==> lagoon <==
Design upsample_csc, start of the top module:
module upsample_csc (
    input  logic        clk,
    input  logic        resetn,
    input  logic        start,
    output logic        done,
    input  logic [15:0] sram_read_data,
    output logic [15:0] sram_write_data,
    output logic [17:0] sram_address,
    output logic        sram_we_n
);
logic [31:0] mult_1_in1, mult_1_in2;
logic [31:0] mult_2_in1, mult_2_in2;
logic [31:0] mult_3_in1, mult_3_in2;
logic [63:0] mult_1_res, mult_2_res, mult_3_res;
assign mult_1_res = mult_1_in1 * mult_1_in2;
assign mult_2_res = mult_2_in1 * mult_2_in2;
assign mult_3_res = mult_3_in1 * mult_3_in2;
M1 M1_unit (
    .CLOCK_50_I(clk),
    .resetn(resetn),
    .M1_start(start),
    .M1_done(done),
    .M1_SRAM_read_data(sram_read_data),
    .M1_SRAM_write_data(sram_write_data),
    .M1_SRAM_address(sram_address),
    .M1_SRAM_we_n(sram_we_n),
    .M1_mult_1_in1(mult_1_in1),
    .M1_mult_1_in2(mult_1_in2),
    .M1_mult_2_in1(mult_2_in1),
    .M1_mult_2_in2(mult_2_in2),
    .M1_mult_3_in1(mult_3_in1),
    .M1_mult_3_in2(mult_3_in2),
    .M1_mult_res_1(mult_1_res),
    .M1_mult_res_2(mult_2_res),
    .M1_mult_res_3(mult_3_res)
);
endmodule
==> flow/config.mk <==
export PLATFORM = sky130hd
export DESIGN_NAME = upsample_csc
export DESIGN_NICKNAME = upsample_csc
export VERILOG_FILES = /design/flow/design.v
export SDC_FILE = /design/flow/constraint.sdc
export NUM_CORES = 4
export LEC_CHECK = 0
export ABC_AREA = 1
export CAP_MARGIN = 5
export CELL_PAD_IN_SITES_DETAIL_PLACEMENT = 0
export CELL_PAD_IN_SITES_GLOBAL_PLACEMENT = 0
export CORE_MARGIN = 2
export CORE_UTILIZATION = 72
export CTS_CLUSTER_DIAMETER = 355
export CTS_CLUSTER_SIZE = 35
export HOLD_SLACK_MARGIN = -0.09
export MIN_ROUTING_LAYER = met1
export PLACE_DENSITY = 0.64
export SETUP_SLACK_MARGIN = 0.48
export SLEW_MARGIN = 0
==> flow/constraint.sdc <==
create_clock -name core_clock -period 8.79 [get_ports {clk}]
set_input_delay 1.7580 -clock core_clock [delete_from_list [all_inputs] [get_ports {clk}]]
set_output_delay 1.7580 -clock core_clock [all_outputs]
set_load 0.01 [all_outputs]
run.sh (not shown) runs the stock make flow with config.mk's settings and CLKGATE_MAP_FILE=.
==> yarrow (differences from lagoon) <==
==> flow/config.mk (replaced) <==
export PLATFORM = sky130hd
export DESIGN_NAME = upsample_csc
export DESIGN_NICKNAME = upsample_csc
export VERILOG_FILES = /design/flow/design.v
export SDC_FILE = /design/flow/constraint.sdc
export NUM_CORES = 4
export LEC_CHECK = 0
export CAP_MARGIN = 20
export CORE_MARGIN = 2
export CORE_UTILIZATION = 40
export PLACE_DENSITY = 0.6
export SLEW_MARGIN = 20
==> flow/constraint.sdc (replaced) <==
create_clock -name core_clock -period 11.0 [get_ports {clk}]
set_input_delay 2.2000 -clock core_clock [delete_from_list [all_inputs] [get_ports {clk}]]
set_output_delay 2.2000 -clock core_clock [all_outputs]
set_load 0.01 [all_outputs]
==> violet (differences from lagoon) <==
--- a/flow/config.mk
+++ b/flow/config.mk
@@ -11,10 +11,8 @@
 export CELL_PAD_IN_SITES_GLOBAL_PLACEMENT = 0
 export CORE_MARGIN = 2
 export CORE_UTILIZATION = 72
-export CTS_CLUSTER_DIAMETER = 355
-export CTS_CLUSTER_SIZE = 35
-export HOLD_SLACK_MARGIN = -0.09
+export CTS_CLUSTER_DIAMETER = 55
 export MIN_ROUTING_LAYER = met1
-export PLACE_DENSITY = 0.64
-export SETUP_SLACK_MARGIN = 0.48
+export PLACE_DENSITY_LB_ADDON = 0.2
+export SETUP_SLACK_MARGIN = 0.93
 export SLEW_MARGIN = 0
==> flow/constraint.sdc (replaced) <==
create_clock -name core_clock -period 9.06 [get_ports {clk}]
set_input_delay 1.8120 -clock core_clock [delete_from_list [all_inputs] [get_ports {clk}]]
set_output_delay 1.8120 -clock core_clock [all_outputs]
set_load 0.01 [all_outputs]
==> qor summary <==
metric	yarrow	lagoon	violet
Run status	no timing/DRC/antenna violations	aborted with a tool error	aborted with a tool error
Stage where the flow stopped	-	5_1_grt	5_1_grt
Core outline area	118000 um^2	65600 um^2	65600 um^2
Area of the mapped netlist	47300 um^2	47700 um^2	47700 um^2
Worst slack at placement	-0.550 ns	-0.896 ns	-0.519 ns
Simple-gate portion of the synthesized area	12.7%	16.3%	16.3%
Chip Height	348 um	261 um	261 um
Initial core utilization	40.2%	72.6%	72.6%
Post-CTS repair timing setup buffer count	1	143	60
Number of buffers created by CTS	43	13	47
Post-Syn Instances	5294	6020	6020
Post-placement cell count	6929	7365	7288
Average cell area after synthesis	8.94 um^2	7.92 um^2	7.92 um^2
Number of cell rows	126	94	94
Gpl congestion	0.942	0.989	0.975
Placed standard-cell area	50800 um^2	53500 um^2	53000 um^2
Post-synthesis compound-gate area fraction	14.7%	10.2%	10.2%
Parity-gate share of the synthesized area counting xor and xnor cells	5.30%	4.24%	4.24%

* * *

==> run a: inputs <==
upsample_csc again, from the RTL that the note above started with.
clock: 10.6 ns
lec_check: 0
abc_area: 1
cap_margin: 5
cell_pad_in_sites_detail_placement: 0
cell_pad_in_sites_global_placement: 0
core_margin: 2
core_utilization: 60
cts_cluster_diameter: 55
max_routing_layer: met4
min_routing_layer: met1
place_density: 0.64
setup_slack_margin: 2.06
slew_margin: 0
==> run b (differences from run a) <==
Settings changed: ABC_AREA 1 to default, CAP_MARGIN 5 to 20, CELL_PAD_IN_SITES_DETAIL_PLACEMENT 0 to default, CELL_PAD_IN_SITES_GLOBAL_PLACEMENT 0 to default, CORE_UTILIZATION 60 to 70, CTS_CLUSTER_DIAMETER 55 to default, MAX_ROUTING_LAYER met4 to default, MIN_ROUTING_LAYER met1 to default, SETUP_SLACK_MARGIN 2.06 to 1.54, SLEW_MARGIN 0 to 20.
==> flow/constraint.sdc (replaced) <==
create_clock -name core_clock -period 11.0 [get_ports {clk}]
set_input_delay 2.2000 -clock core_clock [delete_from_list [all_inputs] [get_ports {clk}]]
set_output_delay 2.2000 -clock core_clock [all_outputs]
set_load 0.01 [all_outputs]
==> run c (differences from run a) <==
Settings changed: CAP_MARGIN 5 to 20, CELL_PAD_IN_SITES_DETAIL_PLACEMENT 0 to default, CELL_PAD_IN_SITES_GLOBAL_PLACEMENT 0 to default, CORE_UTILIZATION 60 to 72, CTS_CLUSTER_DIAMETER 55 to default, CTS_CLUSTER_SIZE from default to 99, MAX_ROUTING_LAYER met4 to default, MIN_ROUTING_LAYER met1 to default, PLACE_DENSITY 0.64 to 0.43, SETUP_SLACK_MARGIN 2.06 to default, SLEW_MARGIN 0 to 20.
==> flow/constraint.sdc (replaced) <==
create_clock -name core_clock -period 9.19 [get_ports {clk}]
set_input_delay 1.8380 -clock core_clock [delete_from_list [all_inputs] [get_ports {clk}]]
set_output_delay 1.8380 -clock core_clock [all_outputs]
set_load 0.01 [all_outputs]
==> results <==
item	run b	run c	run a
Run status	complete, no violations	did not finish	complete, no violations
Stage where the flow stopped	-	global routing	-
Remaining DRCs	0	-	0
Buf/Inv on CP	8	-	26
Parity-gate share of the synthesized area counting xor and xnor cells	0.0530	0.0424	0.0424
Max Fanout on Critical Path	7	-	4
Clock network area share	0.0274	-	0.0314
Final wirelength	129000 microns	-	146000 microns
Largest stage delay, worst path	0.54 ns	-	0.55 ns
Max-cap check violation count	0	-	0
Post-route core utilization	0.779	-	0.722
Worst setup path start	M1_unit.mult_op_1[13]$_DFFE_PN0P_	-	M1_unit.mult_op_1[13]$_DFFE_PN0P_
CTS tree	done	-	done
Number of violations reported at the end of detailed-routing iteration 0	3196	-	2980
Capture point of the worst path	M1_unit.mult_op_6[28]$_DFFE_PN0P_	-	M1_unit.mult_op_6[10]$_DFFE_PN0P_
Basic Gates by Area	0.127	0.163	0.163
Multi-input combinational cell count	3850	-	4127
Hold EP	M1_unit.M1_SRAM_we_n$_DFFE_PN1P_	-	M1_unit.M1_done$_DFFE_PN0P_
Worst hold stages	2	-	2
Total setup buffers inserted after CTS	64	118	238
Placeable core area	0.0670 sq mm	0.0656 sq mm	0.0789 sq mm
Detail Route met2 WL	59600 microns	-	69900 microns
Register-to-register setup slack	0.83 ns	-	0.78 ns
Register fraction of the total cell area	0.165	-	0.151
